==> build 98 <==
==> flow/design.v <==
`timescale 1ns / 1ps
module division_float_32(clock, start, operand1, operand2, result, finish, illegal);
	input clock;  
	input start;  
	input [31:0] operand1, operand2;  
	output reg [31:0] result;  
	output reg finish;  
	output illegal;  
	reg [7:0] exponent;
	reg [23:0] significand1, significand2;
	reg [95:0] temp_operand1, temp_operand2;  
	reg [95:0] sub_result;
	reg [5:0] step;  
	always @(posedge clock) begin  
		if(start) begin
			significand1 = {1'b1, operand1[22:0]};
			significand2 = {1'b1, operand2[22:0]};
			temp_operand1 = {significand1, 24'b0};  
			temp_operand2 = {significand2, 48'b0};  
			finish = 0;
			step = 0;
		end
		if(step == 48) begin  
			sub_result = temp_operand1;  
			exponent = 127 + operand1[30:23] - operand2[30:23];
			if(sub_result[72:48] * 2 > significand2) begin
				sub_result = sub_result + 1;
			end
			if(sub_result[24]) begin
				result[22:0] = sub_result[23:1];
			end else begin
				exponent = exponent - 1;
				result[22:0] = sub_result[22:0];
			end
			if((127 + operand1[30:23]) < operand2[30:23]) begin
				exponent = 0;
			end
			result[31] = operand1[31] ^ operand2[31];
			result[30:23] = exponent;
			if(operand1 == 0) result = 0;
			finish = 1;
		end else begin  
			temp_operand1 = temp_operand1 << 1;  
			if (temp_operand1 >= temp_operand2) temp_operand1 = temp_operand1 - temp_operand2 + 1;
			step = step + 1;  
		end
	end
	assign illegal = (operand2 == 0) ? 1 : 0;  
endmodule
==> flow/run.sh <==
#!/bin/bash
# the make line also repeats each setting of config.mk as NAME=value (left out here)
make -C /OpenROAD-flow-scripts/flow DESIGN_CONFIG=/design/flow/config.mk WORK_HOME=/design/flow/orfs CLKGATE_MAP_FILE= finish
==> flow/config.mk <==
export PLATFORM = sky130hd
export DESIGN_NAME = division_float_32
export DESIGN_NICKNAME = division_float_32
export VERILOG_FILES = /design/flow/design.v
export SDC_FILE = /design/flow/constraint.sdc
export NUM_CORES = 4
export LEC_CHECK = 0
export ABC_AREA = 0
export CAP_MARGIN = 20
export CELL_PAD_IN_SITES_DETAIL_PLACEMENT = 0
export CORE_ASPECT_RATIO = 0.89
export CORE_MARGIN = 2
export CORE_UTILIZATION = 70
export MAX_ROUTING_LAYER = met5
export SETUP_SLACK_MARGIN = 0.61
export SLEW_MARGIN = 20
export TNS_END_PERCENT = 50
==> flow/constraint.sdc <==
create_clock -name core_clock -period 4.85 [get_ports {clock}]
set_input_delay 0.9700 -clock core_clock [delete_from_list [all_inputs] [get_ports {clock}]]
set_output_delay 0.9700 -clock core_clock [all_outputs]
set_load 0.01 [all_outputs]
==> trial 2 (differences from build 98) <==
--- a/flow/config.mk
+++ b/flow/config.mk
@@ -11,7 +11,8 @@
 export CORE_ASPECT_RATIO = 0.89
 export CORE_MARGIN = 2
-export CORE_UTILIZATION = 70
+export CORE_UTILIZATION = 72
+export CTS_CLUSTER_SIZE = 52
 export MAX_ROUTING_LAYER = met5
-export SETUP_SLACK_MARGIN = 0.61
+export PLACE_DENSITY = 0.65
 export SLEW_MARGIN = 20
 export TNS_END_PERCENT = 50
==> flow/constraint.sdc (replaced) <==
create_clock -name core_clock -period 6.83 [get_ports {clock}]
set_input_delay 1.3660 -clock core_clock [delete_from_list [all_inputs] [get_ports {clock}]]
set_output_delay 1.3660 -clock core_clock [all_outputs]
set_load 0.01 [all_outputs]
==> qor summary <==
Part of the power in combinational logic: trial 2 0.641; build 98 0.707
Final worst clock skew: trial 2 0.03185 ns; build 98 0.01634 ns
Least-Margin Pin Slew: trial 2 0.8467 ns; build 98 1.071 ns
Status: trial 2 finished clean; build 98 finished clean
Number of rows created at floorplan: trial 2 58; build 98 59
Largest driver fanout on the critical path: trial 2 126; build 98 16
Growth of design area from synthesis to finish: trial 2 10.51%; build 98 30.08%
Initial drt markers: trial 2 2689; build 98 4803
Power in sequential cells: trial 2 2150 µW; build 98 3150 µW
DRT met1 WL: trial 2 25.10 mm; build 98 29.08 mm
Start point of the worst min-delay path: trial 2 temp_operand2[71]; build 98 temp_operand2[82]
Final Net Count: trial 2 3026; build 98 3386
Width of the die: trial 2 184.0 µm; build 98 186.6 µm
Leak Pwr: trial 2 0.01055 µW; build 98 0.01270 µW
Final total power: trial 2 10510 µW; build 98 18570 µW
Final critical-path setup slack: trial 2 0.8996 ns; build 98 0.06428 ns
Ratio of final minimum period to clock period: trial 2 0.8683; build 98 0.9867
Met2 demand-to-capacity share in global routing: trial 2 0.6643; build 98 0.7503
Die height: trial 2 164.2 µm; build 98 166.5 µm
Critical Path Sink: trial 2 temp_operand1[89]; build 98 temp_operand1[4]
Area of the multi-input gates: trial 2 13960 µm²; build 98 15090 µm²
Number of signal-net buffers in the layout: trial 2 118; build 98 478
First-pass GRT wire length: trial 2 98.66 mm; build 98 118.4 mm
Top Metal Used: trial 2 met4; build 98 met5
Worst path max stage delay: trial 2 0.78 ns; build 98 0.92 ns
Clock network area share: trial 2 0.04284; build 98 0.03468

---

==> v2: inputs <==
// division_float_32: RTL as listed in full above, without the edits since
==> flow/config.mk <==
export PLATFORM = sky130hd
export DESIGN_NAME = division_float_32
export DESIGN_NICKNAME = division_float_32
export VERILOG_FILES = /design/flow/design.v
export SDC_FILE = /design/flow/constraint.sdc
export NUM_CORES = 4
export LEC_CHECK = 0
export CAP_MARGIN = 20
export CORE_MARGIN = 2
export CORE_UTILIZATION = 66
export CTS_CLUSTER_SIZE = 62
export SLEW_MARGIN = 20
==> flow/constraint.sdc <==
create_clock -name core_clock -period 4.07 [get_ports {clock}]
set_input_delay 0.8140 -clock core_clock [delete_from_list [all_inputs] [get_ports {clock}]]
set_output_delay 0.8140 -clock core_clock [all_outputs]
set_load 0.01 [all_outputs]
run.sh (not shown) runs the stock make flow with config.mk's settings and CLKGATE_MAP_FILE=.
==> v38 (differences from v2) <==
- CORE_UTILIZATION: 66 -> 33
- CTS_CLUSTER_SIZE: 62 -> default
==> flow/constraint.sdc (replaced) <==
create_clock -name core_clock -period 5.05 [get_ports {clock}]
set_input_delay 1.0100 -clock core_clock [delete_from_list [all_inputs] [get_ports {clock}]]
set_output_delay 1.0100 -clock core_clock [all_outputs]
set_load 0.01 [all_outputs]
==> results <==
metric	v38	v2
Number of placement rows	91	64
Pre-CTS setup slack	-0.1405 ns	-0.8299 ns
Async set or reset register ratio after synthesis	0%	0%
Adder-cell share of the synthesized area	16.59%	16.59%
Placement-stage cell area	24930 µm²	27320 µm²
Chip area	64970 µm²	32910 µm²
Final GP Congestion	0.9498	1.003
Horiz. Die Dim	254.9 µm	181.4 µm
Post-cts sizing count	0	37
Number of buffers inserted during clock tree synthesis	35	29
Half-perimeter wire length after placement	50260 µm	54960 µm
Buffers inserted by post-CTS timing repair	0	9
Chip height	254.9 µm	181.4 µm
Placed cell count	3814	3701
Total of buffers placed on input and output ports	99	99
Clk sinks	254	254
Initial Util	33.53%	67.37%
Count of cell types in the netlist	102	102
Result of the run	no timing/DRC/antenna violations	stopped before the end
Last stage reached	-	5_1_grt
Deepest level of the CTS H-tree	2	1
Core footprint	61940 µm²	30830 µm²

---

==> run a <==
RTL: the design.v shown in full above, as it stands there.
Settings: LEC_CHECK=0, ABC_AREA=0, CAP_MARGIN=15, CELL_PAD_IN_SITES_DETAIL_PLACEMENT=1, CELL_PAD_IN_SITES_GLOBAL_PLACEMENT=2, CORE_ASPECT_RATIO=0.73, CORE_MARGIN=5, CORE_UTILIZATION=17, CTS_CLUSTER_SIZE=25, GPL_TIMING_DRIVEN=0, MAX_ROUTING_LAYER=met4, PLACE_DENSITY_LB_ADDON=0.08, SLEW_MARGIN=20, TNS_END_PERCENT=50; clock period 6.83 ns.
==> inputs of run b, as changes to run a <==
CAP_MARGIN = 20   (was 15)
CELL_PAD_IN_SITES_DETAIL_PLACEMENT = 0   (was 1)
CELL_PAD_IN_SITES_GLOBAL_PLACEMENT = default   (was 2)
CORE_ASPECT_RATIO = 0.89   (was 0.73)
CORE_MARGIN = 3   (was 5)
CORE_UTILIZATION = 67   (was 17)
CTS_CLUSTER_SIZE = 24   (was 25)
GPL_TIMING_DRIVEN = default   (was 0)
MAX_ROUTING_LAYER = met5   (was met4)
PLACE_DENSITY_LB_ADDON = default   (was 0.08)
==> flow/constraint.sdc (replaced) <==
create_clock -name core_clock -period 5.14 [get_ports {clock}]
set_input_delay 1.0280 -clock core_clock [delete_from_list [all_inputs] [get_ports {clock}]]
set_output_delay 1.0280 -clock core_clock [all_outputs]
set_load 0.01 [all_outputs]
==> inputs of run c, as changes to run a <==
ABC_AREA = 1   (was 0)
CAP_MARGIN = 20   (was 15)
CELL_PAD_IN_SITES_DETAIL_PLACEMENT = default   (was 1)
CELL_PAD_IN_SITES_GLOBAL_PLACEMENT = default   (was 2)
CORE_ASPECT_RATIO = default   (was 0.73)
CORE_MARGIN = 2   (was 5)
CORE_UTILIZATION = 40   (was 17)
CTS_CLUSTER_DIAMETER = 202   (was default)
CTS_CLUSTER_SIZE = default   (was 25)
GPL_TIMING_DRIVEN = default   (was 0)
MAX_ROUTING_LAYER = default   (was met4)
PLACE_DENSITY_LB_ADDON = default   (was 0.08)
SETUP_SLACK_MARGIN = 1.48   (was default)
TNS_END_PERCENT = default   (was 50)
==> flow/constraint.sdc (replaced) <==
create_clock -name core_clock -period 5.5 [get_ports {clock}]
set_input_delay 1.1000 -clock core_clock [delete_from_list [all_inputs] [get_ports {clock}]]
set_output_delay 1.1000 -clock core_clock [all_outputs]
set_load 0.01 [all_outputs]
==> inputs of run d, as changes to run a <==
ABC_AREA = default   (was 0)
CAP_MARGIN = 20   (was 15)
CELL_PAD_IN_SITES_DETAIL_PLACEMENT = default   (was 1)
CELL_PAD_IN_SITES_GLOBAL_PLACEMENT = default   (was 2)
CORE_ASPECT_RATIO = default   (was 0.73)
CORE_MARGIN = 2   (was 5)
CORE_UTILIZATION = 69   (was 17)
GPL_TIMING_DRIVEN = default   (was 0)
MAX_ROUTING_LAYER = default   (was met4)
PLACE_DENSITY_LB_ADDON = default   (was 0.08)
SETUP_SLACK_MARGIN = 0.97   (was default)
TNS_END_PERCENT = default   (was 50)
==> flow/constraint.sdc (replaced) <==
create_clock -name core_clock -period 4.96 [get_ports {clock}]
set_input_delay 0.9920 -clock core_clock [delete_from_list [all_inputs] [get_ports {clock}]]
set_output_delay 0.9920 -clock core_clock [all_outputs]
set_load 0.01 [all_outputs]
==> comparison table <==
Outcome: run c no timing/DRC/antenna violations; run a no timing/DRC/antenna violations; run b no timing/DRC/antenna violations; run d stopped before the end
Stage where the flow stopped: run c -; run a -; run b -; run d 5_1_grt
Power density normalized to cell area: run c 532 nW/µm²; run a 475 nW/µm²; run b 605 nW/µm²; run d -
Total inserted antenna cells: run c 0; run a 5; run b 0; run d -
Number of cells traversed by the worst hold path: run c 2; run a 1; run b 1; run d -
Overall power of the completed layout: run c 15.5 mW; run a 12.2 mW; run b 14.4 mW; run d -
Standard cell core area: run c 60600 µm²; run a 121000 µm²; run b 30400 µm²; run d 29600 µm²
Worst setup path end: run c temp_operand1[68]; run a temp_operand1[94]; run b temp_operand1[82]; run d -
Net count entering floorplan: run c 4547; run a 2977; run b 2977; run d 2977
Highest routed metal layer: run c met4; run a met4; run b met5; run d -
Final setup violation count: run c 0; run a 0; run b 0; run d -
Area share of xor/xnor cells in the synthesized design: run c 3.21%; run a 5.69%; run b 5.69%; run d 5.69%
Clock Power Share: run c 14.1%; run a 18.2%; run b 15.2%; run d -
Clock tree cell share of total cell area: run c 3.66%; run a 5.23%; run b 4.13%; run d -
Tapcell Cnt: run c 782; run a 1609; run b 403; run d -
Post-cts sizing count: run c 46; run a 39; run b 0; run d 180
Fraction of area in multi-input gates: run c 56.1%; run a 55.4%; run b 58.7%; run d -
Final std cells w/o fill: run c 5169; run a 4450; run b 3220; run d -
Required arrival time at the worst endpoint: run c 5950 ps; run a 7290 ps; run b 5590 ps; run d -
Cells on worst reg2reg path: run c 15; run a 15; run b 14; run d -
Maximum fanout count along the critical path: run c 8; run a 11; run b 5; run d -
Stages on worst setup path: run c 21; run a 22; run b 17; run d -
Clock edge transition at the registers on the reported setup and hold paths: run c 60 ps; run a 70 ps; run b 70 ps; run d -
Pre-CTS WS: run c 390 ps; run a -2100 ps; run b -18.5 ps; run d -350 ps
Launching element of the worst setup path: run c start; run a start; run b operand2[6]; run d -
Post-Syn Area per Cell: run c 5.81 µm²; run a 7.81 µm²; run b 7.81 µm²; run d 7.81 µm²
Late-Pin Clk Latency: run c 560 ps; run a 580 ps; run b 580 ps; run d -
Crit path capture type: run c register; run a register; run b register; run d -

---

==> pepper: inputs <==
RTL: the design.v shown in full above, as it stands there.
Settings: LEC_CHECK=0, CAP_MARGIN=20, CORE_MARGIN=2, CORE_UTILIZATION=68, PLACE_DENSITY=0.41, SLEW_MARGIN=20; clock period 5.8 ns.
==> sierra (differences from pepper) <==
--- a/flow/config.mk
+++ b/flow/config.mk
@@ -9,4 +9,5 @@
 export CORE_MARGIN = 2
 export CORE_UTILIZATION = 68
-export PLACE_DENSITY = 0.41
+export CTS_CLUSTER_SIZE = 62
+export SETUP_SLACK_MARGIN = 0.76
 export SLEW_MARGIN = 20
==> flow/constraint.sdc (replaced) <==
create_clock -name core_clock -period 4.98 [get_ports {clock}]
set_input_delay 0.9960 -clock core_clock [delete_from_list [all_inputs] [get_ports {clock}]]
set_output_delay 0.9960 -clock core_clock [all_outputs]
set_load 0.01 [all_outputs]
==> onyx (differences from pepper) <==
--- a/flow/config.mk
+++ b/flow/config.mk
@@ -6,7 +6,12 @@
 export NUM_CORES = 4
 export LEC_CHECK = 0
-export CAP_MARGIN = 20
+export ABC_AREA = 1
+export CAP_MARGIN = 30
+export CELL_PAD_IN_SITES_GLOBAL_PLACEMENT = 3
 export CORE_MARGIN = 2
-export CORE_UTILIZATION = 68
-export PLACE_DENSITY = 0.41
+export CORE_UTILIZATION = 48
+export CTS_CLUSTER_DIAMETER = 202
+export MAX_ROUTING_LAYER = met4
+export MIN_ROUTING_LAYER = met2
+export SETUP_SLACK_MARGIN = 1.48
 export SLEW_MARGIN = 20
==> flow/constraint.sdc (replaced) <==
create_clock -name core_clock -period 5.5 [get_ports {clock}]
set_input_delay 1.1000 -clock core_clock [delete_from_list [all_inputs] [get_ports {clock}]]
set_output_delay 1.1000 -clock core_clock [all_outputs]
set_load 0.01 [all_outputs]
==> out/qor.csv <==
stage;metric;value;unit
outcome;outcome;no timing/DRC/antenna violations;
cells_and_area;comb. cell area;13900;um2
setup_path;CP endpoint;temp_operand1[82]$_DFF_P_;
cells_and_area;fin nets;3051;
floorplanning;core area;29900;um2
yosys;yosys stat chip area;20800;um2
global_route;GR peak layer;met2;
setup_path;Critical Path Sink Type;register;
clock_network;clock-pin slew on the worst setup and hold paths;0.06;ns
yosys;Top area cell types;dfxtp_1 21%, ha_1 13%, nand2_1 5.6%;
cells_and_area;largest cell class by area;logic gates;
[end of results for pepper]
==> out/qor.csv <==
stage;metric;value;unit
hold_path;hold endpoint;temp_operand2[71]$_DFF_P_;
floorplanning;core area;29900;um2
setup_path;Critical Path Sink Type;register;
clock_network;clock-pin slew on the worst setup and hold paths;0.07;ns
yosys;yosys stat chip area;20800;um2
yosys;Top area cell types;dfxtp_1 21%, ha_1 13%, nand2_1 5.6%;
power;Comb power frac;69.3;%
setup_path;CP endpoint;result[0]$_SDFFCE_PP0P_;
cells_and_area;fin nets;3225;
global_route;GR peak layer;met2;
cells_and_area;comb. cell area;15400;um2
power;leakage dissipation;12.1;nW
outcome;outcome;no timing/DRC/antenna violations;
[end of results for sierra]
==> out/qor.csv <==
stage;metric;value;unit
outcome;outcome;aborted with a tool error;
outcome;Stopped at;global placement without I/O;
outcome;Stop Error;[ERROR GPL-0301] Utilization 125.621 % exceeds 100%.;
floorplanning;Die Size;53000;um2
yosys;Synth Net Count;4547;
yosys;Area leader share;23.7;%
yosys;Top area cell types;nand2_1 24%, dfxtp_1 18%, inv_1 13%;
floorplanning;core area;50400;um2
yosys;ys async rst share;0;%
yosys;ys cells;4228;
yosys;synth unique cells;37;
yosys;Commonest flop;dfxtp_1;
yosys;XORs/XNORs by Area;3.21;%
yosys;Post-synth regs;254;
yosys;yosys stat chip area;24600;um2
floorplanning;Die W;230;um
[end of results for onyx]
Power figures rest on the tool's default switching activity, not on a simulated workload.
